==> run a <==
==> flow/design.v <==
module ANDarray (regDst, ALUSrc, memToReg, regWrite, memRead, memWrite, branch, ALUOp1, ALUOp2, op);
	input[5:0] op;
	output regDst, ALUSrc, memToReg, regWrite, memRead, memWrite, branch, ALUOp1, ALUOp2;
	wire Rformat, lw, sw, beq;
	assign Rformat = (~op[0]) & (~op[1]) & (~op[2]) & (~op[3]) & (~op[4]) & (~op[5]), lw = (op[0]) & (op[1]) & (~op[2]) & (~op[3]) & (~op[4]) & (op[5]), sw = (op[0]) & (op[1]) & (~op[2]) & (op[3]) & (~op[4]) & (op[5]), beq = (~op[0]) & (~op[1]) & (op[2]) & (~op[3]) & (~op[4]) & (~op[5]);
	assign regDst = Rformat;
	assign ALUSrc = lw | sw;
	assign memToReg =  lw;
	assign regWrite = Rformat | lw;
	assign memRead = lw;
	assign memWrite = sw;
	assign branch = beq;
	assign ALUOp1 = Rformat;
	assign ALUOp2 = beq;
endmodule
module ALUControl(operation, ALUOp, ff);
	input[1:0] ALUOp;
	input [5:0] ff;
	output [2:0] operation;
	wire w0, w1, w2, w3;
	assign w0 = ff[0] | ff[3];
	assign operation[0] = ALUOp[1] & w0;
	assign w1 = ~ff[2];
	assign w2 = ~ALUOp[1];
	assign operation[1] = w2 | w1;
	assign w3 = ff[1] & ALUOp[1];
	assign operation[2] = w3 | ALUOp[0];
endmodule
module ALU32Bit(zero, carryOut, result, a, b, op);
	input [31:0] a, b;
	input [2:0] op;
	output reg [31:0] result;
	output zero, carryOut;
	reg carryOut;
	assign zero = (result == 0) ? 1 : 0;
	always @(a or b or op)
	begin
		carryOut = 1'b0;
		case(op)
			0: result = a & b;
			1: result = a | b;
			2: {carryOut, result[31:0]} = a + b;
			6: {carryOut, result[31:0]} = a - b;
			7: result = a < b ? 1 : 0;
			default: result = 0;
		endcase
	end
endmodule
module ALUUnit(clock, ALUOp, funct, a, b, result, zero, carryOut);
	input clock;
	input [1:0] ALUOp;
	input [5:0] funct;
	input [31:0] a, b;
	output reg [31:0] result;
	output reg zero, carryOut;
	reg [1:0] aluOpQ;
	reg [5:0] functQ;
	reg [31:0] aQ, bQ;
	wire [2:0] operation;
	wire [31:0] aluResult;
	wire aluZero, aluCarry;
	ALUControl ctl(operation, aluOpQ, functQ);
	ALU32Bit alu(aluZero, aluCarry, aluResult, aQ, bQ, operation);
	always @(posedge clock)
	begin
		aluOpQ <= ALUOp;
		functQ <= funct;
		aQ <= a;
		bQ <= b;
		result <= aluResult;
		zero <= aluZero;
		if (operation == 3'd2 || operation == 3'd6)
			carryOut <= aluCarry;
	end
endmodule
==> flow/run.sh <==
#!/bin/bash
# the make line also repeats each setting of config.mk as NAME=value (left out here)
make -C /OpenROAD-flow-scripts/flow DESIGN_CONFIG=/design/flow/config.mk WORK_HOME=/design/flow/orfs CLKGATE_MAP_FILE= finish
==> flow/config.mk <==
export PLATFORM = sky130hd
export DESIGN_NAME = ALUUnit
export DESIGN_NICKNAME = ALUUnit
export VERILOG_FILES = /design/flow/design.v
export SDC_FILE = /design/flow/constraint.sdc
export NUM_CORES = 4
export LEC_CHECK = 0
export ABC_AREA = 0
export CAP_MARGIN = 0
export CELL_PAD_IN_SITES_DETAIL_PLACEMENT = 1
export CELL_PAD_IN_SITES_GLOBAL_PLACEMENT = 2
export CORE_ASPECT_RATIO = 0.95
export CORE_MARGIN = 7
export CORE_UTILIZATION = 37
export CTS_CLUSTER_DIAMETER = 192
export GPL_ROUTABILITY_DRIVEN = 1
export GPL_TIMING_DRIVEN = 1
export HOLD_SLACK_MARGIN = 0.15
export MAX_ROUTING_LAYER = met4
export MIN_ROUTING_LAYER = met1
export PLACE_DENSITY_LB_ADDON = 0.13
export SLEW_MARGIN = 20
export TNS_END_PERCENT = 95
==> flow/constraint.sdc <==
create_clock -name core_clock -period 6.93 [get_ports {clock}]
set_input_delay 1.3860 -clock core_clock [delete_from_list [all_inputs] [get_ports {clock}]]
set_output_delay 1.3860 -clock core_clock [all_outputs]
set_load 0.01 [all_outputs]
==> run b (differences from run a) <==
- ABC_AREA: 0 -> default
- CAP_MARGIN: 0 -> 20
- CELL_PAD_IN_SITES_DETAIL_PLACEMENT: 1 -> default
- CELL_PAD_IN_SITES_GLOBAL_PLACEMENT: 2 -> default
- CORE_ASPECT_RATIO: 0.95 -> default
- CORE_MARGIN: 7 -> 2
- CORE_UTILIZATION: 37 -> 70
- CTS_CLUSTER_DIAMETER: 192 -> 121
- CTS_CLUSTER_SIZE: default -> 36
- GPL_ROUTABILITY_DRIVEN: 1 -> default
- GPL_TIMING_DRIVEN: 1 -> default
- HOLD_SLACK_MARGIN: 0.15 -> default
- MAX_ROUTING_LAYER: met4 -> default
- MIN_ROUTING_LAYER: met1 -> default
- PLACE_DENSITY_LB_ADDON: 0.13 -> default
- TNS_END_PERCENT: 95 -> default
==> flow/constraint.sdc (replaced) <==
create_clock -name core_clock -period 3.74 [get_ports {clock}]
set_input_delay 0.7480 -clock core_clock [delete_from_list [all_inputs] [get_ports {clock}]]
set_output_delay 0.7480 -clock core_clock [all_outputs]
set_load 0.01 [all_outputs]
==> comparison <==
Run b finished but failed the layout checks on negative setup slack. Run a finished clean.
Cell count: run a is higher than run b (about 4.7%).
In run a the first-iteration DRC count is smaller than in run b, by 79%.
Between run b and run a, the lower global-route usage is in run a (gap 21 points).
In run b the critical path depth is higher than in run a, by 1.
==> figures <==
| metric | run a | run b |
|---|---|---|
| GRT met2 Usage | 37.10% | 68.62% |
| Area enclosed by the die boundary | 0.02372 mm2 | 0.01119 mm2 |
| RSZ-0062 raised after global routing | false | true |
| Placed insts | 1206 | 1145 |
| Wire length of the first global-routing pass | 40890 um | 38240 um |
| Initial DRT Pass Iterations | 5 | 10 |
| Status | timing/DRC/antenna clean | finished with violations |
| Violated checks | - | negative setup slack |
| Post-layout period usage of the worst path | 66.40% | 108.3% |
| GRT met3 Usage | 3.674% | 13.05% |
| OpenROAD warnings | 96 | 100 |
